$ cat design/flow/design.v
`timescale 1ns / 1ps
module IIR2nd#(
    parameter DW = 20,FW = 15
)(
    input clk,rst_n,en,
    input signed [DW-1:0] din,
    output logic signed[DW-1:0] dout,
    input [31:0]index
);
    localparam logic signed[DW-1:0] GAIN =41;
    function automatic logic signed[DW-1:0] DEN(input [31:0] i);
        case (i)
        32'd0:  DEN = -65446;
        32'd1:  DEN = -65421;
        32'd2:  DEN = -65381;
        32'd3:  DEN = -65325;
        32'd4:  DEN = -65252;
        32'd5:  DEN = -65163;
        32'd6:  DEN = -65058;
        32'd7:  DEN = -64938;
        32'd8:  DEN = -64801;
        32'd9:  DEN = -64648;
        32'd10: DEN = -64479;
        32'd11: DEN = -64294;
        32'd12: DEN = -64094;
        32'd13: DEN = -63877;
        32'd14: DEN = -63645;
        32'd15: DEN = -63397;
        32'd16: DEN = -63134;
        32'd17: DEN = -62855;
        32'd18: DEN = -62560;
        32'd19: DEN = -62250;
        default: DEN = 0;
        endcase
    endfunction
    localparam logic signed [DW-1:0] NUM0 = 32768, NUM1 = 0, NUM2 = -32768;
    wire signed [DW-1:0] n0;
    wire signed [DW-1:0] n1;
    wire signed [DW-1:0] n2;
    wire signed [DW-1:0] d1;
    wire signed [DW-1:0] d2;
    wire signed [DW-1:0] g ;
    assign    n0      = (NUM0);
    assign    n1     = (NUM1);
    assign    n2     = (NUM2);
    assign    d1     = (DEN(index));
    assign    d2     = (32686);
    assign    g      = (GAIN);
    logic signed [DW-1:0]   z1,z0;
    wire signed [DW-1:0] pn0;
    wire signed [DW-1:0] pn1;
    wire signed [DW-1:0] pn2;
    wire signed [DW-1:0] o ;
    wire signed [DW-1:0] pd1;
    wire signed [DW-1:0] pd2;
    assign        pn0    = 
    (((DW-FW)+(DW-FW)+(FW)+(FW))'(din)*((DW-FW)+(DW-FW)+(FW)+(FW))'(n0))>>>((FW)+(FW)-(FW));
    assign        pn1    = 
    (((DW-FW)+(DW-FW)+(FW)+(FW))'(din)*((DW-FW)+(DW-FW)+(FW)+(FW))'(n1))>>>((FW)+(FW)-(FW));
    assign        pn2    = 
    (((DW-FW)+(DW-FW)+(FW)+(FW))'(din)*((DW-FW)+(DW-FW)+(FW)+(FW))'(n2))>>>((FW)+(FW)-(FW));
    assign        o     =z0 + pn0;
    assign        pd1    = 
    (((DW-FW)+(DW-FW)+(FW)+(FW))'(o)*((DW-FW)+(DW-FW)+(FW)+(FW))'(d1))>>>((FW)+(FW)-(FW));
    assign        pd2    = 
    (((DW-FW)+(DW-FW)+(FW)+(FW))'(o)*((DW-FW)+(DW-FW)+(FW)+(FW))'(d2))>>>((FW)+(FW)-(FW));
    always_ff @( posedge clk ) begin 
        if(!rst_n) begin
            z0<=0; z1<=0;dout<=0;
        end else begin
            z0<=pn1 + z1 - pd1;
            z1<=pn2 - pd2;
            dout<=
    (((DW-FW)+(DW-FW)+(FW)+(FW))'(o)*((DW-FW)+(DW-FW)+(FW)+(FW))'(g))>>>((FW)+(FW)-(FW));
        end
    end
endmodule
module IIR#(
    parameter DW = 16,EW = 4
)(
    input clk,rst_n,en,
    input signed [DW-1:0] din,
    output logic signed [DW-1:0] dout,
    input [31:0]index,
    output logic signed [DW+EW-1:0] dout_W
    );
    localparam W = DW + EW;
    logic signed [W-1:0] din_W;
    assign din_W = din;
    assign dout = dout_W;
    IIR2nd #(W,DW-1)IIR2nd_inst(
    clk,rst_n,en, din_W, dout_W,index
        );
endmodule
`timescale 1ns / 1ps
module IIR_v#(
    parameter DW = 16,FW = 15
)(
    input clk,rst_n,en,
    input signed [DW-1:0] din,
    output wire signed [DW-1:0] dout,
    input [31:0]index,
    output wire signed [DW+FW-1:0] dout_W
    );
    IIR#(
        DW,FW
    )IIR_inst(
        clk,rst_n,en,din,dout,index,dout_W
    );
endmodule
$ cat design/flow/run.sh
#!/bin/bash
# the make line also repeats each setting of config.mk as NAME=value (left out here)
make -C /OpenROAD-flow-scripts/flow DESIGN_CONFIG=/design/flow/config.mk WORK_HOME=/design/flow/orfs CLKGATE_MAP_FILE= finish
$ cat design/flow/config.mk
export PLATFORM = sky130hd
export DESIGN_NAME = IIR_v
export DESIGN_NICKNAME = IIR_v
export VERILOG_FILES = /design/flow/design.v
export SDC_FILE = /design/flow/constraint.sdc
export NUM_CORES = 4
export LEC_CHECK = 0
export CAP_MARGIN = 15
export CORE_MARGIN = 2
export CORE_UTILIZATION = 72
export CTS_CLUSTER_DIAMETER = 234
export CTS_CLUSTER_SIZE = 58
export MAX_ROUTING_LAYER = met4
export PLACE_DENSITY = 0.66
export SLEW_MARGIN = 20
$ cat design/flow/constraint.sdc
create_clock -name core_clock -period 12.9 [get_ports {clk}]
set_input_delay 2.5800 -clock core_clock [delete_from_list [all_inputs] [get_ports {clk}]]
set_output_delay 2.5800 -clock core_clock [all_outputs]
set_load 0.01 [all_outputs]
==> results.ini, run 1 <==
[worst_setup_path]
crit_top_cell = fa_1
worstPathRequired_ns = 13.21
reg2reg_to = IIR_inst.IIR2nd_inst.z0[30]
r2r_cells = 51
endpoint_kind = register
crit_path_start = din[10]
r2r_start = IIR_inst.IIR2nd_inst.z0[10]
arrival_ns = 14.51
startpoint_type = input port
crit_fanout = 6
crit_path_max_incr_delay_ns = 0.62
crit_end = IIR_inst.IIR2nd_inst.z0[30]
crit_family = adder cells
rrSetupSlack_ns = 0.66
critical-path-slowest-cell = fa_1
crit_buf_inv = 14
cp.depth = 52
crit_type = in -> reg

[cts]
numClockSinks = 85
h-tree-depth = 3
root_buffer = clkbuf_16
clockBufferDepth = 2
ctsHoldBuffers = 0
clk_pin_slew_ns = 0.10
cts_made_buffers = 9
cts_tree = built
worstSkewPairLatency_ns = 0.41

[hold_path]
hold-path-cell-count = 3
min_path_type = reg -> reg
min_from = IIR_inst.IIR2nd_inst.z1[0]
hold_end = IIR_inst.IIR2nd_inst.z0[0]

[floorplanning]
die_h_um = 238
fp_util_pct = 73.1
die_w_um = 238
rows = 85
fp.coreArea_um2 = 54000
io_pins = 98
dieArea_um2 = 56800

[sta]
setup_slack_ns = -1.30
setup-tns-final_ns = -14.39
max_freq_mhz = 70.4
maxSlewHeadroom_pct = 22.6
drv_slew = 0
clock_skew_ns = 0.0293
rsz0062_at_grt = yes
hold_violations = 0
period_needed_ns = 14.20
finalCritPeriodShare_pct = 110
worst_pin_slew_ns = 1.15
finalSetupViolCount = 31

[route]
viasPerCell = 6.49
wl_per_cell_um = 26.5
vias = 38500
antenna_left = 0
first_iter_violations = 5354
routed_wl_um = 157000
drcViolationCount = 0
first_pass_iters = 12

[finish]
ff_latch_area_um2 = 1700
nFillCells = 2064
syn2layout_area_growth_pct = 25.9
final_nets = 6674
finalCoreUtilization_pct = 92.1
comb_area_um2 = 34600

[yosys]
synth_area_um2 = 39500
synthArstFlopShare_pct = 0
ys_sh_xor_pct = 3.67
ys_sh_simple_pct = 10.4
synth_stat.cells = 4326
ys_sh_adder_pct = 61.2
synthCells = 4326
ys_seq_share_pct = 4.31
yosys_warnings = 1
syn_nets = 5792
synthAoiAreaFrac_pct = 7.72
top_cell_area_share_pct = 43.8
area_leaders = fa_1, ha_1, inv_1, dfxtp_1, nor2_1
synthDistinctLibCells = 83
top_cell = inv_1
synth_flops = 85
synth-edff-count = 0
yosysTopAreaCell = fa_1
common_cells = inv_1, fa_1, ha_1, nor2_1, nand2_1
ys_chip_area_um2 = 39500
synthFlopType = dfxtp_1
syn_avg_cell_area_um2 = 9.13
mux_area_share_pct = 0.336
topCombFamilyByArea = adder cells

[grt]
grt_use_total_pct = 48.7
grt_pass1_wl_um = 203000
first_global_vias = 38100
grt_max_degree = 49
grt-ovfl-total = 0
antenna_found_initial = 11

[run_status]
violations = setup timing
status = failed layout checks

[place]
dp_hpwl_um = 105000
place.gp.congestion = 1.01
port_buffers = 96

[run]
drv_cap = 0
warnings = 40

==> layout make-up <==
| type | count | area share [%] |
|---|---|---|
| multi-input combinational | 2964 | 69.5 |
| timing repair buffer | 963 | 15.7 |
| inverter | 1185 | 8.97 |
| sequential | 85 | 3.42 |
| tap | 696 | 1.75 |
| clock buffer | 11 | 0.468 |
| clock inverter | 5 | 0.123 |
| antenna | 15 | 0.0754 |
==> metal layers <==
layer	wire length (um)	GRT usage [%]	share of wire, %	vias to the layer above
li1	-	-	-	15000
met3	21700	11.9	14	1796
met1	47500	55.3	30	18000
met4	19600	34.3	13	0
met5	0	-	0	-
met2	67900	76.1	43	3673
==> metrics by stage <==
stage / worst slack (ns) / instance area, um^2 / cells / hold slack [ns]
finish: -1.30 / 49800 / 5924 / 0.589
global route: -1.49 / 49800 / 5923 / 0.621
CTS: 0.000914 / 48700 / 5875 / 0.535
detailed placement: -1.42 / 47400 / 5839 / 0.525
global placement: -1.01 / 47400 / 5839 / 0.526
floorplan: 0.00109 / 39700 / 4326 / 0.516
==> timing repair <==
action                     4_1_cts  5_1_grt
gates cloned                     0        0
buffers inserted                22       36
pin swaps                      111      118
setup endpoints to repair       31       31
gates resized                  203      190
==> inputs of run 2 (changes only) <==
Settings changed: CTS_CLUSTER_DIAMETER 234 to default, CTS_CLUSTER_SIZE 58 to default, PLACE_DENSITY 0.66 to default, TNS_END_PERCENT from default to 5.
Clock period 12.9 ns to 7.48 ns, I/O delays scaled along.
==> results.ini, run 2 <==
[run_status]
status = aborted with a tool error
lastStage = 5_1_grt
firstError = [ERROR GRT-0116] Global routing finished with congestion. Check the congestion regions in the DRC Viewer.

[cts]
root_buffer = clkbuf_16
ctsHoldBuffers = 0  ; unchanged
h-tree-depth = 3  ; unchanged
clockBufferDepth = 2  ; unchanged
numClockSinks = 85  ; unchanged
cts_made_buffers = 9  ; unchanged

[floorplanning]
die_w_um = 238  ; unchanged
io_pins = 98  ; unchanged
fp_util_pct = 73.1  ; unchanged
rows = 85  ; unchanged
die_h_um = 238  ; unchanged
dieArea_um2 = 56800  ; unchanged
fp.coreArea_um2 = 54000  ; unchanged

[grt]
grt_use_total_pct = 72.6
grt-ovfl-total = 37

[yosys]
synthArstFlopShare_pct = 0  ; unchanged
ys_chip_area_um2 = 39500  ; unchanged
synthFlopType = dfxtp_1
synthDistinctLibCells = 83  ; unchanged
mux_area_share_pct = 0.336  ; unchanged
ys_seq_share_pct = 4.31  ; unchanged
ys_sh_adder_pct = 61.2  ; unchanged
top_cell = inv_1
synthCells = 4326  ; unchanged
syn_avg_cell_area_um2 = 9.13  ; unchanged
synth_stat.cells = 4326  ; unchanged
yosys_warnings = 1  ; unchanged
synthAoiAreaFrac_pct = 7.72  ; unchanged
area_leaders = fa_1, ha_1, inv_1, dfxtp_1, nor2_1
synth_flops = 85  ; unchanged
ys_sh_simple_pct = 10.4  ; unchanged
syn_nets = 5792  ; unchanged
ys_sh_xor_pct = 3.67  ; unchanged
topCombFamilyByArea = adder cells
synth-edff-count = 0  ; unchanged
synth_area_um2 = 39500  ; unchanged
common_cells = inv_1, fa_1, ha_1, nor2_1, nand2_1
top_cell_area_share_pct = 43.8  ; unchanged
yosysTopAreaCell = fa_1

[place]
port_buffers = 96  ; unchanged
place.gp.congestion = 1.09  ; +7.3%
pre_cts_slack_ns = -5.51  ; -4.09 ns
dp_hpwl_um = 115000  ; +10%
placed_cells = 5976  ; +2.3%

run 2: what timing repair did:
item	in CTS
setup endpoints to repair	74
pin swaps	148
gates resized	306
buffers inserted	40
run 2: routing by layer:
layer,GRT usage (%),GRT overflow
met5,-,-
met3,51.3,1
met4,70.9,16
met1,71.4,1
met2,90.9,19
run 2: metrics by stage:
stage / util, % / instance area, um^2
after floorplan: - / 40000
after CTS: 93.6 / 50500
after detailed placement: 90.2 / 48700
after global placement: 90.2 / 48700
==> inputs of run 3 (changes only) <==
Settings changed: CAP_MARGIN 15 to 20, CORE_UTILIZATION 72 to 66, CTS_CLUSTER_SIZE from default to 48, MAX_ROUTING_LAYER met4 to default, TNS_END_PERCENT 5 to default.
Clock period 7.48 ns to 11.3 ns, I/O delays scaled along.
==> results.ini, run 3 <==
[floorplanning]
die_w_um = 249  ; +4.4%
dieArea_um2 = 61800  ; +8.9%
io_pins = 98  ; unchanged
fp.coreArea_um2 = 59100  ; +9.4%
fp_util_pct = 66.8  ; -6.3 points
die_h_um = 249  ; +4.4%
rows = 89  ; +4.7%

[route]
drcViolationCount = 0
first_pass_iters = 6
n_antenna_cell = 0
viasPerCell = 5.70
antenna_left = 0
first_iter_violations = 2607
wl_per_cell_um = 21.5
vias = 34800
routed_wl_um = 131000

[sta]
finalCritPeriodShare_pct = 114
rsz0062_at_grt = yes
hold_violations = 0
drv_slew = 0
worst_hold_slack_ns = 0.627
setup_slack_ns = -1.56
finalSetupViolCount = 37
clock_skew_ns = 0.0135
maxSlewHeadroom_pct = 35.6
period_needed_ns = 12.86
setup-tns-final_ns = -29.59
max_freq_mhz = 77.7
worst_pin_slew_ns = 0.966

[worst_setup_path]
crit_end = IIR_inst.IIR2nd_inst.z0[30]
worstPathRequired_ns = 11.57
startpoint_type = input port
reg2reg_to = IIR_inst.IIR2nd_inst.z0[30]
crit_type = in -> reg
crit_fanout = 5
rrSetupSlack_ns = 0.06
crit_buf_inv = 12
crit_family = adder cells
endpoint_kind = register
crit_path_max_incr_delay_ns = 0.55
r2r_cells = 52
cp.depth = 53
crit_top_cell = fa_1
r2r_start = IIR_inst.IIR2nd_inst.z0[0]
arrival_ns = 13.13
crit_path_start = din[0]
critical-path-slowest-cell = fa_1

[grt]
grt-ovfl-total = 0
antenna_found_initial = 2
grt_pass1_wl_um = 193000
grt_max_degree = 71
grt_use_total_pct = 40.4
first_global_vias = 36700

[run_status]
violations = setup timing
status = failed layout checks

[yosys]
synth_flops = 85  ; unchanged
top_cell_area_share_pct = 43.8  ; unchanged
syn_avg_cell_area_um2 = 9.13  ; unchanged
ys_chip_area_um2 = 39500  ; unchanged
synth_stat.cells = 4326  ; unchanged
ys_seq_share_pct = 4.31  ; unchanged
synthAoiAreaFrac_pct = 7.72  ; unchanged
synth_area_um2 = 39500  ; unchanged
synthCells = 4326  ; unchanged
synthDistinctLibCells = 83  ; unchanged
ys_sh_simple_pct = 10.4  ; unchanged
yosysTopAreaCell = fa_1
ys_sh_adder_pct = 61.2  ; unchanged
synth-edff-count = 0  ; unchanged
ys_sh_xor_pct = 3.67  ; unchanged
topCombFamilyByArea = adder cells
common_cells = inv_1, fa_1, ha_1, nor2_1, nand2_1
yosys_warnings = 1  ; unchanged
mux_area_share_pct = 0.336  ; unchanged
area_leaders = fa_1, ha_1, inv_1, dfxtp_1, nor2_1
top_cell = inv_1
synthFlopType = dfxtp_1
syn_nets = 5792  ; unchanged
synthArstFlopShare_pct = 0  ; unchanged

[place]
pre_cts_slack_ns = -2.30  ; +3.21 ns
port_buffers = 96  ; unchanged
dp_hpwl_um = 101000  ; -12%
place_area_um2 = 48500  ; -0.44%
place.gp.congestion = 0.989  ; -8.9%

[finish]
syn2layout_area_growth_pct = 31.2
comb_area_um2 = 35600
finalInstanceArea_um2 = 51800
final_nets = 6797
finalCoreUtilization_pct = 87.7
ff_latch_area_um2 = 1700
nFillCells = 3026

[cts]
ctsHoldBuffers = 0  ; unchanged
cts_tree = built
numClockSinks = 85  ; unchanged
worstSkewPairLatency_ns = 0.38
clk_pin_slew_ns = 0.08
cts_made_buffers = 9  ; unchanged
h-tree-depth = 3  ; unchanged
clockBufferDepth = 2  ; unchanged
root_buffer = clkbuf_16

[hold_path]
hold-path-cell-count = 3
hold_end = IIR_inst.IIR2nd_inst.z0[0]
min_from = IIR_inst.IIR2nd_inst.z1[0]
min_path_type = reg -> reg

[run]
warnings = 41
drv_cap = 0

-- run 3: cell type report --
cell class	count	share of cell area [%]
multi-input cells	2964	68.6
inverters	1185	8.65
flip-flops and latches	85	3.28
clock buffers	9	0.434
well taps	773	1.87
repair buffers	1086	17.0
clock inverters	7	0.147
-- run 3: layer usage --
layer / routed length [um] / global-route usage, % / vias up / share of wire (%)
li1: - / - / 15200 / -
met1: 46900 / 50.6 / 17200 / 36
met2: 62000 / 66.6 / 1726 / 47
met3: 10700 / 6.96 / 667 / 8.1
met4: 11800 / 23.3 / 2 / 9.0
met5: 13 / 0 / - / 0.0099
-- run 3: repair_timing --
item / in CTS / in global routing
buffers inserted: 77 / 53
setup endpoints to repair: 48 / 44
resized: 298 / 204
pin swaps: 171 / 140
-- run 3: through the flow --
step | std cells
2_1_floorplan | 4326
3_3_place_gp | 5965
3_5_place_dp | 5965
4_1_cts | 6057
5_1_grt | 6109
6_report | 6109
==> inputs of run 4 (changes only) <==
Settings changed: ABC_AREA from default to 0, CAP_MARGIN 20 to 25, CELL_PAD_IN_SITES_GLOBAL_PLACEMENT from default to 1, CORE_ASPECT_RATIO from default to 0.91, CORE_UTILIZATION 66 to 21, CTS_CLUSTER_SIZE 48 to 85, GPL_ROUTABILITY_DRIVEN from default to 0, GPL_TIMING_DRIVEN from default to 1, MAX_ROUTING_LAYER from default to met4, PLACE_DENSITY_LB_ADDON from default to 0.15, SETUP_SLACK_MARGIN from default to 2.75, SLEW_MARGIN 20 to 25, TNS_END_PERCENT from default to 95.
Clock period 11.3 ns to 9.25 ns, I/O delays scaled along.
==> results.ini, run 4 <==
[yosys]
syn_nets = 5792  ; unchanged
synth_stat.cells = 4326  ; unchanged
ys_sh_xor_pct = 3.67  ; unchanged
synth_flops = 85  ; unchanged
yosys_warnings = 1  ; unchanged
synthFlopType = dfxtp_1
syn_avg_cell_area_um2 = 9.13  ; unchanged
synthAoiAreaFrac_pct = 7.72  ; unchanged
yosysTopAreaCell = fa_1
synthArstFlopShare_pct = 0  ; unchanged
top_cell_area_share_pct = 43.8  ; unchanged
synthDistinctLibCells = 83  ; unchanged
synth-edff-count = 0  ; unchanged
area_leaders = fa_1, ha_1, inv_1, dfxtp_1, nor2_1
ys_chip_area_um2 = 39500  ; unchanged
top_cell = inv_1
common_cells = inv_1, fa_1, ha_1, nor2_1, nand2_1
synthCells = 4326  ; unchanged
ys_seq_share_pct = 4.31  ; unchanged
topCombFamilyByArea = adder cells
ys_sh_adder_pct = 61.2  ; unchanged
ys_sh_simple_pct = 10.4  ; unchanged
synth_area_um2 = 39500  ; unchanged
mux_area_share_pct = 0.336  ; unchanged

[route]
antenna_left = 0  ; unchanged
drcViolationCount = 0  ; unchanged
routed_wl_um = 147000  ; +12%
wl_per_cell_um = 18.6  ; -13%
vias = 31600  ; -9.2%
first_iter_violations = 1170  ; -55%
first_pass_iters = 5  ; -1
viasPerCell = 4.02  ; -30%

[run]
drv_cap = 0  ; unchanged
warnings = 39  ; -4.9%

[finish]
final_nets = 6885  ; +1.3%
syn2layout_area_growth_pct = 43.1

[floorplanning]
rows = 151  ; +70%
fp.coreArea_um2 = 186000  ; +220%
dieArea_um2 = 192000  ; +210%
fp_util_pct = 21.2  ; -46 points
die_h_um = 418  ; +68%
die_w_um = 459  ; +84%
io_pins = 98  ; unchanged

[hold_path]
hold_end = IIR_inst.IIR2nd_inst.z0[0]
min_path_type = reg -> reg
hold-path-cell-count = 3  ; unchanged
min_from = IIR_inst.IIR2nd_inst.z1[0]

[sta]
drv_slew = 0  ; unchanged
finalSetupViolCount = 59  ; +59%
maxSlewHeadroom_pct = 45.0  ; +9.4 points
period_needed_ns = 12.30
worst_hold_slack_ns = 0.592  ; -0.0351 ns
max_freq_mhz = 81.3
clock_skew_ns = 0.0173  ; +0.00374 ns
finalCritPeriodShare_pct = 133  ; +19 points
setup_slack_ns = -3.05  ; -1.49 ns
worst_pin_slew_ns = 0.825  ; -0.142 ns
hold_violations = 0  ; unchanged
rsz0062_at_grt = yes

[cts]
h-tree-depth = 3  ; unchanged
numClockSinks = 85  ; unchanged
root_buffer = clkbuf_16
clockBufferDepth = 2  ; unchanged
clk_pin_slew_ns = 0.08  ; about the same
cts_made_buffers = 9  ; unchanged
cts_tree = built
worstSkewPairLatency_ns = 0.42  ; +0.04 ns

[place]
dp_hpwl_um = 132000  ; +31%
port_buffers = 96  ; unchanged

[worst_setup_path]
crit_buf_inv = 11  ; -1
critical-path-slowest-cell = fa_1
endpoint_kind = register
cp.depth = 51  ; -3.8%
crit_end = IIR_inst.IIR2nd_inst.z0[30]
crit_family = adder cells
crit_type = in -> reg
worstPathRequired_ns = 9.56  ; -2.01 ns
startpoint_type = input port
reg2reg_to = IIR_inst.IIR2nd_inst.z0[30]
rrSetupSlack_ns = -1.85  ; -1.91 ns
arrival_ns = 12.61  ; -0.52 ns
crit_path_max_incr_delay_ns = 0.55  ; about the same
crit_top_cell = fa_1
crit_fanout = 5  ; unchanged
r2r_start = IIR_inst.IIR2nd_inst.z0[0]
r2r_cells = 50  ; -3.8%
crit_path_start = din[0]

[grt]
grt_max_degree = 42  ; -41%
grt_pass1_wl_um = 224000  ; +16%
grt_use_total_pct = 16.2  ; -24 points
first_global_vias = 34700  ; -5.5%
grt-ovfl-total = 0  ; unchanged
antenna_found_initial = 3  ; +1

[run_status]
violations = setup timing
status = failed layout checks

## run 4: timing repair
item | CTS | global route
pin swaps | 234 | 230
endpoints found under the setup margin | 85 | 85
resized | 481 | 187
buffers inserted | 75 | 46
endpoints found under the hold margin | 0 | 0
hold buffers | 0 | 0
cloned | 1 | 0
## run 4: cell type report
cell class / count / area [um^2]
fillers: 19800 / 130000
clock inverters: 7 / 80.1
clock buffers: 9 / 225
well taps: 2448 / 3060
inverters: 1185 / 4500
repair buffers: 1174 / 10100
diodes: 4 / 10.0
multi-input cells: 2964 / 36900
flip-flops and latches: 85 / 1700
## run 4: through the flow
stage	setup TNS, ns	setup WS, ns	std cells	cell area (um^2)	util, %
after detailed placement	-174.02	-4.29	7734	52200	28.0
after global placement	-175.15	-4.26	7734	52200	28.0
after global routing	-132.85	-3.51	7874	56500	30.3
after floorplan	-66.55	-2.61	4326	40900	-
after CTS	-104.05	-3.07	7826	55200	29.6
final	-106.90	-3.05	7876	56500	30.3
## run 4: per-layer routing
| layer | track usage [%] | vias to the layer above | wire length (um) |
|---|---|---|---|
| met5 | - | - | 0 |
| met4 | 1.85 | 0 | 1460 |
| met3 | 1.41 | 41 | 3080 |
| met2 | 24.7 | 260 | 65900 |
| met1 | 23.8 | 15900 | 76300 |
| li1 | - | 15400 | - |
==> inputs of run 5 (changes only) <==
Settings changed: ABC_AREA 0 to 1, CAP_MARGIN 25 to 20, CELL_PAD_IN_SITES_GLOBAL_PLACEMENT 1 to default, CORE_ASPECT_RATIO 0.91 to default, CORE_UTILIZATION 21 to 62, CTS_CLUSTER_DIAMETER from default to 160, CTS_CLUSTER_SIZE 85 to 99, GPL_ROUTABILITY_DRIVEN 0 to default, GPL_TIMING_DRIVEN 1 to default, MAX_ROUTING_LAYER met4 to default, PLACE_DENSITY_LB_ADDON 0.15 to default, SETUP_SLACK_MARGIN 2.75 to default, SLEW_MARGIN 25 to 20, TNS_END_PERCENT 95 to default.
Clock period 9.25 ns to 6.23 ns, I/O delays scaled along.
==> results.ini, run 5 <==
[yosys]
top_cell_area_share_pct = 41.2  ; -2.6 points
synthCells = 5161  ; +19%
synth_area_um2 = 42000  ; +6.2%
syn_avg_cell_area_um2 = 8.13  ; -11%
yosysTopAreaCell = fa_1
ys_sh_adder_pct = 57.6  ; -3.6 points
synthDistinctLibCells = 61  ; -27%
ys_sh_simple_pct = 14.0  ; +3.7 points
area_leaders = fa_1, ha_1, inv_1, nand2_1, nor2_1
synth_flops = 85  ; unchanged
topCombFamilyByArea = adder cells
ys_seq_share_pct = 4.05  ; -0.25 points
synthArstFlopShare_pct = 0  ; unchanged
mux_area_share_pct = 0  ; -0.34 points
synth_stat.cells = 5161  ; +19%
syn_nets = 6627  ; +14%
synthFlopType = dfxtp_1
ys_sh_xor_pct = 2.35  ; -1.3 points
synth-edff-count = 0  ; unchanged
synthAoiAreaFrac_pct = 8.32  ; +0.60 points
ys_chip_area_um2 = 42000  ; +6.2%
top_cell = inv_1
common_cells = inv_1, fa_1, nand2_1, ha_1, nor2_1
yosys_warnings = 1  ; unchanged

[floorplanning]
io_pins = 98  ; unchanged
die_w_um = 264  ; -42%
fp_util_pct = 62.6  ; +41 points
die_h_um = 264  ; -37%
rows = 95  ; -37%
fp.coreArea_um2 = 67000  ; -64%
dieArea_um2 = 69800  ; -64%

[hold_path]
min_path_type = reg -> reg
hold_end = IIR_inst.IIR2nd_inst.z0[0]
min_from = IIR_inst.IIR2nd_inst.z1[0]
hold-path-cell-count = 3  ; unchanged

[sta]
finalCritPeriodShare_pct = 164  ; +31 points
worst_pin_slew_ns = 0.908  ; +0.0829 ns
max_freq_mhz = 97.8
maxSlewHeadroom_pct = 39.0  ; -5.9 points
drv_slew = 0  ; unchanged
finalSetupViolCount = 62  ; +5.1%
clock_skew_ns = 0.0113  ; -0.00600 ns
rsz0062_at_grt = yes
setup_slack_ns = -3.99  ; -0.942 ns
period_needed_ns = 10.22
hold_violations = 0  ; unchanged

[place]
dp_hpwl_um = 127000  ; -4.2%
place.gp.congestion = 0.996
port_buffers = 96  ; unchanged
placed_cells = 7160  ; -7.4%
place_area_um2 = 53200  ; +1.9%

[worst_setup_path]
arrival_ns = 10.54  ; -2.07 ns
startpoint_type = input port
critical-path-slowest-cell = fa_1
r2r_start = IIR_inst.IIR2nd_inst.z0[0]
crit_end = IIR_inst.IIR2nd_inst.z0[29]
crit_family = adder cells
reg2reg_to = IIR_inst.IIR2nd_inst.z0[29]
crit_buf_inv = 12  ; +1
endpoint_kind = register
r2r_cells = 44  ; -12%
worstPathRequired_ns = 6.54  ; -3.02 ns
crit_type = in -> reg
cp.depth = 43  ; -16%
crit_path_start = din[13]
crit_top_cell = fa_1
crit_path_max_incr_delay_ns = 0.60  ; +0.05 ns
crit_fanout = 9  ; +4
rrSetupSlack_ns = -3.34  ; -1.49 ns

[route]
n_antenna_cell = 0  ; -4
wl_per_cell_um = 21.3  ; +14%
vias = 41100  ; +30%
antenna_left = 0  ; unchanged
viasPerCell = 5.64  ; +40%
first_pass_iters = 6  ; +1
drcViolationCount = 0  ; unchanged
first_iter_violations = 4043  ; +250%
routed_wl_um = 155000  ; +5.5%

[run]
warnings = 41  ; +5.1%
drv_cap = 0  ; unchanged

[grt]
antenna_found_initial = 1  ; -2
first_global_vias = 43200  ; +25%
grt_pass1_wl_um = 239000  ; +6.5%
grt_use_total_pct = 44.7  ; +29 points
grt_max_degree = 65  ; +55%
grt-ovfl-total = 0  ; unchanged

[finish]
finalInstanceArea_um2 = 57600  ; +1.8%
final_cells = 7280  ; -7.6%
syn2layout_area_growth_pct = 37.2
final_nets = 7868  ; +14%

[cts]
h-tree-depth = 3  ; unchanged
clk_pin_slew_ns = 0.08  ; about the same
cts_tree = built
root_buffer = clkbuf_16
clockBufferDepth = 2  ; unchanged
numClockSinks = 85  ; unchanged
worstSkewPairLatency_ns = 0.39  ; -0.03 ns
cts_made_buffers = 9  ; unchanged

[run_status]
violations = setup timing
status = failed layout checks

[run 5: layout make-up]
class | instances | area (um^2)
repair buffers | 1303 | 10600
fillers | 3771 | 9480
well taps | 873 | 1090
clock buffers | 9 | 225
clock inverters | 7 | 66.3
multi-input cells | 3586 | 38500
inverters | 1417 | 5350
flip-flops and latches | 85 | 1700
[run 5: timing repair]
action	4_1_cts	5_1_grt
hold buffers	0	0
pin swaps	216	95
endpoints found under the setup margin	84	72
gates cloned	1	0
resized	577	191
setup buffers	83	22
[run 5: stage by stage]
step	utilization (%)	hold slack, ns	worst slack, ns	setup TNS [ns]
after floorplan	-	0.516	-3.65	-176.33
after global placement	79.3	0.523	-5.02	-279.41
after detailed placement	79.3	0.525	-5.17	-286.23
after CTS	84.5	0.546	-3.82	-192.84
after global routing	85.9	0.586	-4.36	-223.91
final	85.9	0.544	-3.99	-206.98
[run 5: layer usage]
layer,vias to the layer above,GRT usage [%],wire length [um],part of all wire (%)
met3,666,11.6,17300,11
met2,2453,70.0,68600,44
met5,-,0,13,0.0084
met4,2,22.5,10400,6.7
li1,18000,-,-,-
met1,19900,57.6,58500,38
==> inputs of run 6 (changes only) <==
Settings changed: ABC_AREA 1 to default, CORE_UTILIZATION 62 to 72, CTS_CLUSTER_DIAMETER 160 to 231, CTS_CLUSTER_SIZE 99 to 58, MAX_ROUTING_LAYER from default to met4.
Clock period 6.23 ns to 12.4 ns, I/O delays scaled along.
==> results.ini, run 6 <==
[run_status]
status = aborted with a tool error
lastStage = 5_1_grt
firstError = [ERROR GRT-0232] Routing congestion too high. Check the congestion heatmap in the GUI.

[floorplanning]
die_h_um = 238  ; -9.8%
dieArea_um2 = 56800  ; -19%
io_pins = 98  ; unchanged
rows = 85  ; -11%
fp_util_pct = 73.1  ; +11 points
die_w_um = 238  ; -9.8%
fp.coreArea_um2 = 54000  ; -19%

[place]
place_area_um2 = 48200  ; -9.4%
place.gp.congestion = 1.01  ; +1.2%
dp_hpwl_um = 109000  ; -14%
port_buffers = 96  ; unchanged
pre_cts_slack_ns = -1.70  ; +3.47 ns

[yosys]
ys_chip_area_um2 = 39500  ; -5.8%
topCombFamilyByArea = adder cells
area_leaders = fa_1, ha_1, inv_1, dfxtp_1, nor2_1
synth_stat.cells = 4326  ; -16%
ys_sh_adder_pct = 61.2  ; +3.6 points
ys_seq_share_pct = 4.31  ; +0.25 points
syn_nets = 5792  ; -13%
top_cell_area_share_pct = 43.8  ; +2.6 points
syn_avg_cell_area_um2 = 9.13  ; +12%
yosys_warnings = 1  ; unchanged
top_cell = inv_1
common_cells = inv_1, fa_1, ha_1, nor2_1, nand2_1
synth_flops = 85  ; unchanged
mux_area_share_pct = 0.336  ; +0.34 points
synth_area_um2 = 39500  ; -5.8%
synth-edff-count = 0  ; unchanged
synthFlopType = dfxtp_1
synthArstFlopShare_pct = 0  ; unchanged
synthCells = 4326  ; -16%
ys_sh_simple_pct = 10.4  ; -3.7 points
synthDistinctLibCells = 83  ; +36%
synthAoiAreaFrac_pct = 7.72  ; -0.60 points
yosysTopAreaCell = fa_1
ys_sh_xor_pct = 3.67  ; +1.3 points

[cts]
numClockSinks = 85  ; unchanged
clockBufferDepth = 2  ; unchanged
h-tree-depth = 3  ; unchanged
cts_made_buffers = 9  ; unchanged
root_buffer = clkbuf_16
ctsHoldBuffers = 0  ; unchanged

[grt]
grt_use_total_pct = 79.8
grt-ovfl-total = 192

==> run 6: what timing repair did <==
action                                  in CTS
gates resized                              238
setup buffers                               32
endpoints found under the setup margin      36
pin swaps                                  137
cloned                                       0
==> run 6: metrics by stage <==
stage          util, %  cells
3_3_place_gp      89.1   5893
3_5_place_dp      89.1   5893
4_1_cts           91.8   5940
2_1_floorplan        -   4326
==> run 6: layer usage <==
| layer | overflow | track usage, % |
|---|---|---|
| met2 | 112 | 95.6 |
| met4 | 77 | 84.9 |
| met1 | 2 | 75.0 |
| met3 | 1 | 62.8 |
| met5 | - | - |
==> inputs of run 7 (changes only) <==
Settings changed: ABC_AREA from default to 0, CAP_MARGIN 20 to 25, CORE_ASPECT_RATIO from default to 0.91, CORE_UTILIZATION 72 to 21, CTS_CLUSTER_DIAMETER 231 to default, CTS_CLUSTER_SIZE 58 to 85, GPL_ROUTABILITY_DRIVEN from default to 1, GPL_TIMING_DRIVEN from default to 1, MAX_ROUTING_LAYER met4 to default, PLACE_DENSITY_LB_ADDON from default to 0.15, SETUP_SLACK_MARGIN from default to 4.19.
Clock period 12.4 ns to 20.6 ns, I/O delays scaled along.
==> results.ini, run 7 <==
[run_status]
status = no timing/DRC/antenna violations

[sta]
finalCritPeriodShare_pct = 77.2
clock_skew_ns = 0.0150
hold_violations = 0
rsz0062_at_grt = yes
finalSetupViolCount = 0
maxSlewHeadroom_pct = 34.0
setup-tns-final_ns = 0
drv_slew = 0
worst_pin_slew_ns = 0.988
max_freq_mhz = 62.9
period_needed_ns = 15.89

[yosys]
synth-edff-count = 0  ; unchanged
ys_seq_share_pct = 4.31  ; unchanged
topCombFamilyByArea = adder cells
synth_flops = 85  ; unchanged
ys_sh_adder_pct = 61.2  ; unchanged
common_cells = inv_1, fa_1, ha_1, nor2_1, nand2_1
synthAoiAreaFrac_pct = 7.72  ; unchanged
ys_chip_area_um2 = 39500  ; unchanged
synthDistinctLibCells = 83  ; unchanged
ys_sh_simple_pct = 10.4  ; unchanged
ys_sh_xor_pct = 3.67  ; unchanged
top_cell = inv_1
synthFlopType = dfxtp_1
yosys_warnings = 1  ; unchanged
area_leaders = fa_1, ha_1, inv_1, dfxtp_1, nor2_1
synth_stat.cells = 4326  ; unchanged
synthArstFlopShare_pct = 0  ; unchanged
mux_area_share_pct = 0.336  ; unchanged
top_cell_area_share_pct = 43.8  ; unchanged
syn_nets = 5792  ; unchanged
synthCells = 4326  ; unchanged
syn_avg_cell_area_um2 = 9.13  ; unchanged
synth_area_um2 = 39500  ; unchanged
yosysTopAreaCell = fa_1

[worst_setup_path]
worstPathRequired_ns = 20.90
crit_end = IIR_inst.IIR2nd_inst.z0[30]
crit_top_cell = fa_1
startpoint_type = input port
rrSetupSlack_ns = 8.64
r2r_start = IIR_inst.IIR2nd_inst.z0[0]
crit_fanout = 7
critical-path-slowest-cell = fa_1
arrival_ns = 16.19
cp.depth = 51
crit_path_max_incr_delay_ns = 0.53
crit_type = in -> reg
endpoint_kind = register
r2r_cells = 50
crit_buf_inv = 10
reg2reg_to = IIR_inst.IIR2nd_inst.z0[30]
crit_path_start = din[0]
crit_family = adder cells

[floorplanning]
dieArea_um2 = 192000  ; +240%
fp.coreArea_um2 = 186000  ; +250%
io_pins = 98  ; unchanged
die_h_um = 418  ; +75%
die_w_um = 459  ; +93%
rows = 151  ; +78%
fp_util_pct = 21.2  ; -52 points

[route]
viasPerCell = 4.06
first_iter_violations = 1413
vias = 28000
first_pass_iters = 5
antenna_left = 0
routed_wl_um = 128000
wl_per_cell_um = 18.6
drcViolationCount = 0

[hold_path]
hold_end = IIR_inst.IIR2nd_inst.z0[0]
min_path_type = reg -> reg
min_from = IIR_inst.IIR2nd_inst.z1[0]
hold-path-cell-count = 3

[grt]
grt_max_degree = 55
first_global_vias = 29700
grt_pass1_wl_um = 195000
grt_use_total_pct = 13.7
grt-ovfl-total = 0
antenna_found_initial = 1

[cts]
ctsHoldBuffers = 0  ; unchanged
h-tree-depth = 3  ; unchanged
worstSkewPairLatency_ns = 0.41
clk_pin_slew_ns = 0.08
cts_tree = built
cts_made_buffers = 9  ; unchanged
numClockSinks = 85  ; unchanged
root_buffer = clkbuf_16
clockBufferDepth = 2  ; unchanged

[run]
warnings = 37
drv_cap = 0

[place]
dp_hpwl_um = 112000  ; +2.7%
port_buffers = 96  ; unchanged
place.gp.congestion = 0.818  ; -19%
place_area_um2 = 43600  ; -9.4%

[finish]
syn2layout_area_growth_pct = 12.7
final_nets = 5890
finalInstanceArea_um2 = 44500

-- run 7: per-layer routing --
layer | wire length (um) | track usage [%] | vias up
met5 | 0 | 0 | -
met4 | 1990 | 2.32 | 0
met3 | 4280 | 2.04 | 62
met2 | 57200 | 21.5 | 348
met1 | 64500 | 20.1 | 14200
li1 | - | - | 13400
-- run 7: final cells by class --
cell class / count / area (um^2)
diodes: 1 / 2.50
clock buffers: 9 / 225
clock inverters: 7 / 76.3
fillers: 20400 / 142000
inverters: 1185 / 4490
multi-input cells: 2964 / 33300
flip-flops and latches: 85 / 1700
well taps: 2448 / 3060
repair buffers: 179 / 1640
-- run 7: what timing repair did --
action | 4_1_cts | 5_1_grt
hold endpoints to repair | 0 | 0
gates resized | 43 | 44
setup buffers | 12 | 17
pin swaps | 2 | 5
setup endpoints to repair | 19 | 16
-- run 7: stage by stage --
stage / util (%) / worst slack, ns / hold slack [ns] / instances
6_report: 23.9 / 4.71 / 0.549 / 6878
4_1_cts: 23.7 / 4.21 / 0.552 / 6860
3_5_place_dp: 23.4 / 2.54 / 0.540 / 6832
5_1_grt: 23.9 / 4.16 / 0.587 / 6877
3_3_place_gp: 23.4 / 2.51 / 0.543 / 6832
2_1_floorplan: - / 5.41 / 0.516 / 4326
==> inputs of run 8 (changes only) <==
Settings changed: ABC_AREA 0 to default, CAP_MARGIN 25 to 20, CORE_ASPECT_RATIO 0.91 to default, CORE_UTILIZATION 21 to 72, CTS_CLUSTER_DIAMETER from default to 147, CTS_CLUSTER_SIZE 85 to 99, GPL_ROUTABILITY_DRIVEN 1 to default, GPL_TIMING_DRIVEN 1 to default, PLACE_DENSITY_LB_ADDON 0.15 to default, SETUP_SLACK_MARGIN 4.19 to default, TNS_END_PERCENT from default to 10.
Clock period 20.6 ns to 10.5 ns, I/O delays scaled along.
==> results.ini, run 8 <==
[run_status]
status = aborted with a tool error
lastStage = 5_1_grt
firstError = [ERROR GRT-0232] Routing congestion too high. Check the congestion heatmap in the GUI.

[cts]
cts_made_buffers = 9  ; unchanged
ctsHoldBuffers = 0  ; unchanged
root_buffer = clkbuf_16
h-tree-depth = 3  ; unchanged
numClockSinks = 85  ; unchanged
clockBufferDepth = 2  ; unchanged

[yosys]
topCombFamilyByArea = adder cells
syn_avg_cell_area_um2 = 9.13  ; unchanged
ys_sh_adder_pct = 61.2  ; unchanged
synth_flops = 85  ; unchanged
common_cells = inv_1, fa_1, ha_1, nor2_1, nand2_1
area_leaders = fa_1, ha_1, inv_1, dfxtp_1, nor2_1
synthDistinctLibCells = 83  ; unchanged
yosysTopAreaCell = fa_1
synthArstFlopShare_pct = 0  ; unchanged
ys_sh_xor_pct = 3.67  ; unchanged
synthFlopType = dfxtp_1
ys_sh_simple_pct = 10.4  ; unchanged
synth_stat.cells = 4326  ; unchanged
ys_chip_area_um2 = 39500  ; unchanged
top_cell_area_share_pct = 43.8  ; unchanged
synthAoiAreaFrac_pct = 7.72  ; unchanged
top_cell = inv_1
mux_area_share_pct = 0.336  ; unchanged
synth-edff-count = 0  ; unchanged
yosys_warnings = 1  ; unchanged
synthCells = 4326  ; unchanged
syn_nets = 5792  ; unchanged
synth_area_um2 = 39500  ; unchanged
ys_seq_share_pct = 4.31  ; unchanged

[floorplanning]
fp.coreArea_um2 = 54000  ; -71%
rows = 85  ; -44%
dieArea_um2 = 56800  ; -70%
die_h_um = 238  ; -43%
die_w_um = 238  ; -48%
fp_util_pct = 73.1  ; +52 points
io_pins = 98  ; unchanged

[place]
dp_hpwl_um = 113000  ; +0.65%
place_area_um2 = 48200  ; +11%
port_buffers = 96  ; unchanged
place.gp.congestion = 1.01  ; +24%

[grt]
grt_use_total_pct = 88.1
grt-ovfl-total = 786

==> run 8: per-layer routing <==
layer,track usage [%],GRT overflow
met1,84.3,19
met2,101,469
met3,77.4,22
met4,93.4,271
met5,55.1,5
==> run 8: metrics by stage <==
stage / TNS [ns] / utilization, % / std cells / worst slack (ns)
global placement: -93.26 / 89.2 / 5910 / -2.65
CTS: -43.47 / 93.1 / 5997 / -1.86
detailed placement: -111.48 / 89.2 / 5910 / -3.00
floorplan: -32.13 / - / 4326 / -1.61
==> run 8: timing repair <==
item                                    CTS
gates resized                           300
buffers inserted                         72
pin swaps                               175
endpoints found under the setup margin   57
==> inputs of run 9 (changes only) <==
Settings changed: CORE_UTILIZATION 72 to 40, CTS_CLUSTER_DIAMETER 147 to 168, CTS_CLUSTER_SIZE 99 to default, MIN_ROUTING_LAYER from default to met2, PLACE_DENSITY from default to 0.42, SLEW_MARGIN 20 to 25, TNS_END_PERCENT 10 to default.
Clock period 10.5 ns to 13.5 ns, I/O delays scaled along.
==> results.ini, run 9 <==
[hold_path]
min_path_type = reg -> reg
hold-path-cell-count = 3
hold_end = IIR_inst.IIR2nd_inst.z0[0]
min_from = IIR_inst.IIR2nd_inst.z1[0]

[worst_setup_path]
crit_path_max_incr_delay_ns = 0.55
r2r_start = IIR_inst.IIR2nd_inst.z0[0]
critical-path-slowest-cell = fa_1
arrival_ns = 13.54
crit_fanout = 4
crit_top_cell = fa_1
crit_buf_inv = 9
rrSetupSlack_ns = 2.33
crit_type = in -> reg
crit_path_start = din[0]
r2r_cells = 50
crit_family = adder cells
startpoint_type = input port
endpoint_kind = register
worstPathRequired_ns = 13.79
cp.depth = 51
reg2reg_to = IIR_inst.IIR2nd_inst.z0[30]
crit_end = IIR_inst.IIR2nd_inst.z0[30]

[yosys]
synth_area_um2 = 39500  ; unchanged
area_leaders = fa_1, ha_1, inv_1, dfxtp_1, nor2_1
synthDistinctLibCells = 83  ; unchanged
synthFlopType = dfxtp_1
top_cell = inv_1
topCombFamilyByArea = adder cells
top_cell_area_share_pct = 43.8  ; unchanged
yosys_warnings = 1  ; unchanged
ys_sh_simple_pct = 10.4  ; unchanged
synth-edff-count = 0  ; unchanged
syn_nets = 5792  ; unchanged
synthArstFlopShare_pct = 0  ; unchanged
syn_avg_cell_area_um2 = 9.13  ; unchanged
ys_chip_area_um2 = 39500  ; unchanged
synth_stat.cells = 4326  ; unchanged
synthAoiAreaFrac_pct = 7.72  ; unchanged
ys_sh_xor_pct = 3.67  ; unchanged
common_cells = inv_1, fa_1, ha_1, nor2_1, nand2_1
mux_area_share_pct = 0.336  ; unchanged
ys_seq_share_pct = 4.31  ; unchanged
synthCells = 4326  ; unchanged
ys_sh_adder_pct = 61.2  ; unchanged
synth_flops = 85  ; unchanged
yosysTopAreaCell = fa_1

[grt]
grt_max_degree = 40
first_global_vias = 52100
grt_use_total_pct = 39.1
grt-ovfl-total = 0
antenna_found_initial = 2
grt_pass1_wl_um = 199000

[route]
first_iter_violations = 4963
vias = 43800
wl_per_cell_um = 20.1
drcViolationCount = 0
first_pass_iters = 12
routed_wl_um = 131000
antenna_left = 0
viasPerCell = 6.73

[run]
drv_cap = 0
warnings = 37

[floorplanning]
dieArea_um2 = 101000  ; +78%
die_w_um = 318  ; +34%
rows = 115  ; +35%
io_pins = 98  ; unchanged
fp_util_pct = 40.3  ; -33 points
fp.coreArea_um2 = 98100  ; +82%
die_h_um = 318  ; +34%

[cts]
clockBufferDepth = 2  ; unchanged
cts_tree = built
worstSkewPairLatency_ns = 0.40
cts_made_buffers = 9  ; unchanged
clk_pin_slew_ns = 0.08
h-tree-depth = 3  ; unchanged
ctsHoldBuffers = 0  ; unchanged
root_buffer = clkbuf_16
numClockSinks = 85  ; unchanged

[sta]
setup_slack_ns = 0.247
period_needed_ns = 13.25
drv_slew = 0
hold_violations = 0
max_freq_mhz = 75.5
worst_pin_slew_ns = 0.838
rsz0062_at_grt = yes
finalSetupViolCount = 0
worst_hold_slack_ns = 0.555
clock_skew_ns = 0.0188
finalCritPeriodShare_pct = 98.2
maxSlewHeadroom_pct = 43.9

[run_status]
status = no timing/DRC/antenna violations

[place]
place.gp.congestion = 0.941  ; -7.1%
pre_cts_slack_ns = -1.21  ; +1.79 ns
port_buffers = 96  ; unchanged
placed_cells = 6460  ; +9.3%
dp_hpwl_um = 113000  ; -0.15%

[finish]
final_nets = 6673
final_cells = 6509
syn2layout_area_growth_pct = 26.4

run 9: per-stage QoR:
step	area (um^2)	util [%]	setup TNS (ns)
final	49900	50.9	0
after global routing	49900	50.9	-0.231
after CTS	49000	49.9	0
after detailed placement	48300	49.2	-14.81
after global placement	48300	49.2	-13.75
after floorplan	39500	-	0
run 9: final cells by class:
type,count,area [um^2]
fill,9640,48200
multi-input combinational,2964,34100
timing repair buffer,962,7720
inverter,1185,4470
sequential,85,1700
tap,1287,1610
clock buffer,9,225
clock inverter,7,85.1
antenna,10,25.0
run 9: routing by layer:
layer	vias to the layer above	global-route usage, %	wire length [um]	part of all wire (%)
li1	14900	-	-	-
met1	16700	-	0	0
met2	11400	44.3	65700	50
met3	732	57.4	56400	43
met4	50	2.96	7190	5.5
met5	-	15.2	1520	1.2
run 9: timing repair:
item / CTS / global route
setup buffers: 8 / 16
pin swaps: 50 / 101
gates resized: 76 / 188
endpoints found under the setup margin: 18 / 33
==> inputs of run 10 (changes only) <==
Settings changed: CTS_CLUSTER_DIAMETER 168 to default, MIN_ROUTING_LAYER met2 to default, PLACE_DENSITY 0.42 to default, SLEW_MARGIN 25 to 20.
Clock period 13.5 ns to 10.2 ns, I/O delays scaled along.
==> results.ini, run 10 <==
[run_status]
status = failed layout checks
violations = setup timing

[cts]
ctsHoldBuffers = 0  ; unchanged
clockBufferDepth = 2  ; unchanged
cts_tree = built
clk_pin_slew_ns = 0.08  ; about the same
h-tree-depth = 3  ; unchanged
root_buffer = clkbuf_16
cts_made_buffers = 9  ; unchanged
worstSkewPairLatency_ns = 0.37  ; -0.03 ns
numClockSinks = 85  ; unchanged

[finish]
final_nets = 6829  ; +2.3%
finalInstanceArea_um2 = 53700  ; +7.5%
syn2layout_area_growth_pct = 35.8
nFillCells = 8707  ; -9.7%
final_cells = 6656  ; +2.3%

[worst_setup_path]
crit_buf_inv = 12  ; +3
r2r_cells = 46  ; -8.0%
crit_top_cell = fa_1
arrival_ns = 12.61  ; -0.93 ns
cp.depth = 48  ; -5.9%
reg2reg_to = IIR_inst.IIR2nd_inst.z0[30]
crit_path_start = din[0]
endpoint_kind = register
crit_fanout = 6  ; +2
crit_path_max_incr_delay_ns = 0.61  ; +0.06 ns
crit_end = IIR_inst.IIR2nd_inst.z0[30]
crit_type = in -> reg
startpoint_type = input port
r2r_start = IIR_inst.IIR2nd_inst.z0[1]
critical-path-slowest-cell = fa_1
worstPathRequired_ns = 10.47  ; -3.32 ns
rrSetupSlack_ns = -0.73  ; -3.06 ns
crit_family = adder cells

[sta]
maxSlewHeadroom_pct = 33.0  ; -11 points
worst_pin_slew_ns = 1.00  ; +0.167 ns
rsz0062_at_grt = yes
setup_slack_ns = -2.14  ; -2.39 ns
max_freq_mhz = 81.0
hold_violations = 0  ; unchanged
period_needed_ns = 12.34
drv_slew = 0  ; unchanged
finalSetupViolCount = 51  ; +51
worst_hold_slack_ns = 0.563  ; +0.00779 ns
finalCritPeriodShare_pct = 121  ; +23 points
clock_skew_ns = 0.0156  ; -0.00318 ns

[run]
warnings = 39  ; +5.4%
drv_cap = 0  ; unchanged

[route]
wirelength_met1_um = 51200  ; +51200 um
dr.max_layer_used = met4
wl_met3_um = 6400  ; -89%
routed_wl_um = 120000  ; -8.6%
wl_per_cell_um = 18.0  ; -11%
antenna_left = 0  ; unchanged
first_iter_violations = 1625  ; -67%
viasPerCell = 4.85  ; -28%
first_pass_iters = 5  ; -7
vias = 32300  ; -26%
drcViolationCount = 0  ; unchanged
wl_met2_um = 58300  ; -11%

[grt]
first_global_vias = 34500  ; -34%
grt_max_degree = 70  ; +75%
grt_pass1_wl_um = 189000  ; -5.1%
antenna_found_initial = 0  ; -2
grt-ovfl-total = 0  ; unchanged
grt_use_total_pct = 24.0  ; -15 points

[hold_path]
hold_end = IIR_inst.IIR2nd_inst.z0[0]
min_from = IIR_inst.IIR2nd_inst.z1[0]
min_path_type = reg -> reg
hold-path-cell-count = 3  ; unchanged

[yosys]
synth_area_um2 = 39500  ; unchanged
ys_sh_adder_pct = 61.2  ; unchanged
ys_sh_simple_pct = 10.4  ; unchanged
syn_avg_cell_area_um2 = 9.13  ; unchanged
yosysTopAreaCell = fa_1
topCombFamilyByArea = adder cells
area_leaders = fa_1, ha_1, inv_1, dfxtp_1, nor2_1
synth_stat.cells = 4326  ; unchanged
ys_chip_area_um2 = 39500  ; unchanged
ys_sh_xor_pct = 3.67  ; unchanged
mux_area_share_pct = 0.336  ; unchanged
synth-edff-count = 0  ; unchanged
top_cell = inv_1
common_cells = inv_1, fa_1, ha_1, nor2_1, nand2_1
synthArstFlopShare_pct = 0  ; unchanged
synthFlopType = dfxtp_1
synthCells = 4326  ; unchanged
top_cell_area_share_pct = 43.8  ; unchanged
syn_nets = 5792  ; unchanged
synthAoiAreaFrac_pct = 7.72  ; unchanged
synthDistinctLibCells = 83  ; unchanged
synth_flops = 85  ; unchanged
yosys_warnings = 1  ; unchanged
ys_seq_share_pct = 4.31  ; unchanged

[place]
place.gp.congestion = 0.925  ; -1.7%
placed_cells = 6522  ; +0.96%
dp_hpwl_um = 104000  ; -7.4%
place_area_um2 = 49900  ; +3.4%
port_buffers = 96  ; unchanged

[floorplanning]
io_pins = 98  ; unchanged
die_w_um = 318  ; unchanged
die_h_um = 318  ; unchanged
fp_util_pct = 40.3  ; unchanged
dieArea_um2 = 101000  ; unchanged
fp.coreArea_um2 = 98100  ; unchanged
rows = 115  ; unchanged

run 10: per-stage QoR:
| stage | setup TNS, ns | setup WS, ns | util (%) |
|---|---|---|---|
| 3_3_place_gp | -104.01 | -3.10 | 50.9 |
| 6_report | -61.18 | -2.14 | 54.7 |
| 4_1_cts | -59.22 | -2.17 | 53.6 |
| 5_1_grt | -77.51 | -2.47 | 54.7 |
| 2_1_floorplan | -28.34 | -1.85 | - |
| 3_5_place_dp | -108.24 | -3.24 | 50.9 |
run 10: timing repair:
| action | CTS | global route |
|---|---|---|
| pin swaps | 238 | 200 |
| setup buffers | 79 | 60 |
| setup endpoints to repair | 57 | 57 |
| resized | 390 | 193 |
run 10: cell type report:
type	count	area, um^2	area share [%]
diodes	1	2.50	0.00466
clock buffers	10	229	0.427
clock inverters	6	45.0	0.0839
inverters	1185	4490	8.37
multi-input cells	2964	36400	67.8
flip-flops and latches	85	1700	3.17
well taps	1287	1610	3.00
repair buffers	1118	9220	17.2
run 10: per-layer routing:
layer,vias to the layer above,global-route usage [%]
met4,0,5.94
met3,161,3.56
met5,-,0
met1,16200,32.1
met2,694,40.8
li1,15300,-
==> inputs of run 11 (changes only) <==
Settings changed: CAP_MARGIN 20 to 10, CORE_ASPECT_RATIO from default to 0.84, CORE_UTILIZATION 40 to 72, CTS_CLUSTER_DIAMETER from default to 147, CTS_CLUSTER_SIZE from default to 99, SETUP_SLACK_MARGIN from default to -1.0, TNS_END_PERCENT from default to 5.
Clock period 10.2 ns to 9.99 ns, I/O delays scaled along.
==> results.ini, run 11 <==
[route]
vias = 35900  ; +11%
routed_wl_um = 137000  ; +14%
drcViolationCount = 0  ; unchanged
antenna_left = 0  ; unchanged
viasPerCell = 6.04  ; +25%
wl_per_cell_um = 23.0  ; +28%
first_iter_violations = 3935  ; +140%
n_antenna_cell = 0  ; -1
first_pass_iters = 9  ; +4

[cts]
cts_made_buffers = 9  ; unchanged
ctsHoldBuffers = 0  ; unchanged
clockBufferDepth = 2  ; unchanged
root_buffer = clkbuf_16
worstSkewPairLatency_ns = 0.41  ; +0.04 ns
numClockSinks = 85  ; unchanged
clk_pin_slew_ns = 0.10  ; +0.02 ns
h-tree-depth = 3  ; unchanged
cts_tree = built

[finish]
syn2layout_area_growth_pct = 23.9
nFillCells = 2353  ; -73%
final_nets = 6688  ; -2.1%
final_cells = 5947  ; -11%

[sta]
max_freq_mhz = 75.5
finalCritPeriodShare_pct = 133  ; +12 points
rsz0062_at_grt = yes
hold_violations = 0  ; unchanged
clock_skew_ns = 0.0174  ; +0.00176 ns
maxSlewHeadroom_pct = 50.7  ; +18 points
worst_hold_slack_ns = 0.611  ; +0.0479 ns
drv_slew = 0  ; unchanged
setup_slack_ns = -3.26  ; -1.12 ns
finalSetupViolCount = 60  ; +18%
period_needed_ns = 13.25
worst_pin_slew_ns = 0.733  ; -0.272 ns

[yosys]
synthFlopType = dfxtp_1
area_leaders = fa_1, ha_1, inv_1, dfxtp_1, nor2_1
mux_area_share_pct = 0.336  ; unchanged
top_cell_area_share_pct = 43.8  ; unchanged
synth_area_um2 = 39500  ; unchanged
ys_seq_share_pct = 4.31  ; unchanged
synth-edff-count = 0  ; unchanged
synth_stat.cells = 4326  ; unchanged
synthDistinctLibCells = 83  ; unchanged
synth_flops = 85  ; unchanged
yosysTopAreaCell = fa_1
ys_sh_adder_pct = 61.2  ; unchanged
synthCells = 4326  ; unchanged
top_cell = inv_1
yosys_warnings = 1  ; unchanged
synthAoiAreaFrac_pct = 7.72  ; unchanged
synthArstFlopShare_pct = 0  ; unchanged
syn_avg_cell_area_um2 = 9.13  ; unchanged
common_cells = inv_1, fa_1, ha_1, nor2_1, nand2_1
ys_chip_area_um2 = 39500  ; unchanged
ys_sh_simple_pct = 10.4  ; unchanged
topCombFamilyByArea = adder cells
syn_nets = 5792  ; unchanged
ys_sh_xor_pct = 3.67  ; unchanged

[grt]
grt_use_total_pct = 48.0  ; +24 points
grt_max_degree = 49  ; -30%
grt_pass1_wl_um = 206000  ; +9.0%
first_global_vias = 38600  ; +12%
antenna_found_initial = 4  ; +4
grt-ovfl-total = 0  ; unchanged

[floorplanning]
io_pins = 98  ; unchanged
die_w_um = 260  ; -18%
fp_util_pct = 73.1  ; +33 points
dieArea_um2 = 56800  ; -44%
die_h_um = 219  ; -31%
rows = 78  ; -32%
fp.coreArea_um2 = 54100  ; -45%

[worst_setup_path]
crit_fanout = 5  ; -1
crit_buf_inv = 11  ; -1
r2r_start = IIR_inst.IIR2nd_inst.z0[0]
rrSetupSlack_ns = -1.62  ; -0.89 ns
worstPathRequired_ns = 10.28  ; -0.19 ns
r2r_cells = 47  ; +2.2%
crit_family = adder cells
critical-path-slowest-cell = fa_1
crit_end = IIR_inst.IIR2nd_inst.z0[30]
crit_path_max_incr_delay_ns = 0.56  ; -0.05 ns
startpoint_type = input port
reg2reg_to = IIR_inst.IIR2nd_inst.z0[30]
crit_top_cell = fa_1
endpoint_kind = register
crit_path_start = din[1]
cp.depth = 48  ; unchanged
crit_type = in -> reg
arrival_ns = 13.54  ; +0.93 ns

[place]
placed_cells = 5927  ; -9.1%
place.gp.congestion = 1.03  ; +12%
port_buffers = 96  ; unchanged
dp_hpwl_um = 112000  ; +7.1%

[hold_path]
min_from = IIR_inst.IIR2nd_inst.z1[0]
hold_end = IIR_inst.IIR2nd_inst.z0[0]
hold-path-cell-count = 3  ; unchanged
min_path_type = reg -> reg

[run]
warnings = 43  ; +10%
drv_cap = 0  ; unchanged

[run_status]
violations = setup timing
status = failed layout checks

[run 11: layer usage]
metal | up-vias | routed length (um) | track usage, %
met5 | - | 60 | 0
met4 | 8 | 13000 | 32.0
met3 | 962 | 16400 | 13.1
met2 | 2632 | 60500 | 75.3
met1 | 17300 | 46600 | 58.6
li1 | 15000 | - | -
[run 11: cell type report]
class	instances	area (um^2)	share of cell area, %
inverter	1185	4460	9.12
tap	720	901	1.84
multi-input combinational	2964	33800	69.0
clock buffer	9	225	0.460
timing repair buffer	977	7800	15.9
clock inverter	7	73.8	0.151
sequential	85	1700	3.48
[run 11: stage by stage]
stage / utilization [%] / setup TNS [ns] / cell area, um^2 / setup slack (ns)
after floorplan: - / -52.04 / 40000 / -2.02
after global placement: 89.2 / -121.51 / 48200 / -3.19
after CTS: 90.1 / -104.10 / 48700 / -2.82
after global routing: 90.5 / -142.04 / 48900 / -3.51
after detailed placement: 89.2 / -141.69 / 48200 / -3.50
final: 90.5 / -126.71 / 48900 / -3.26
[run 11: timing repair]
action,CTS,global route
setup endpoints to repair,51,53
pin swaps,14,22
buffers inserted,4,2
resized,43,52
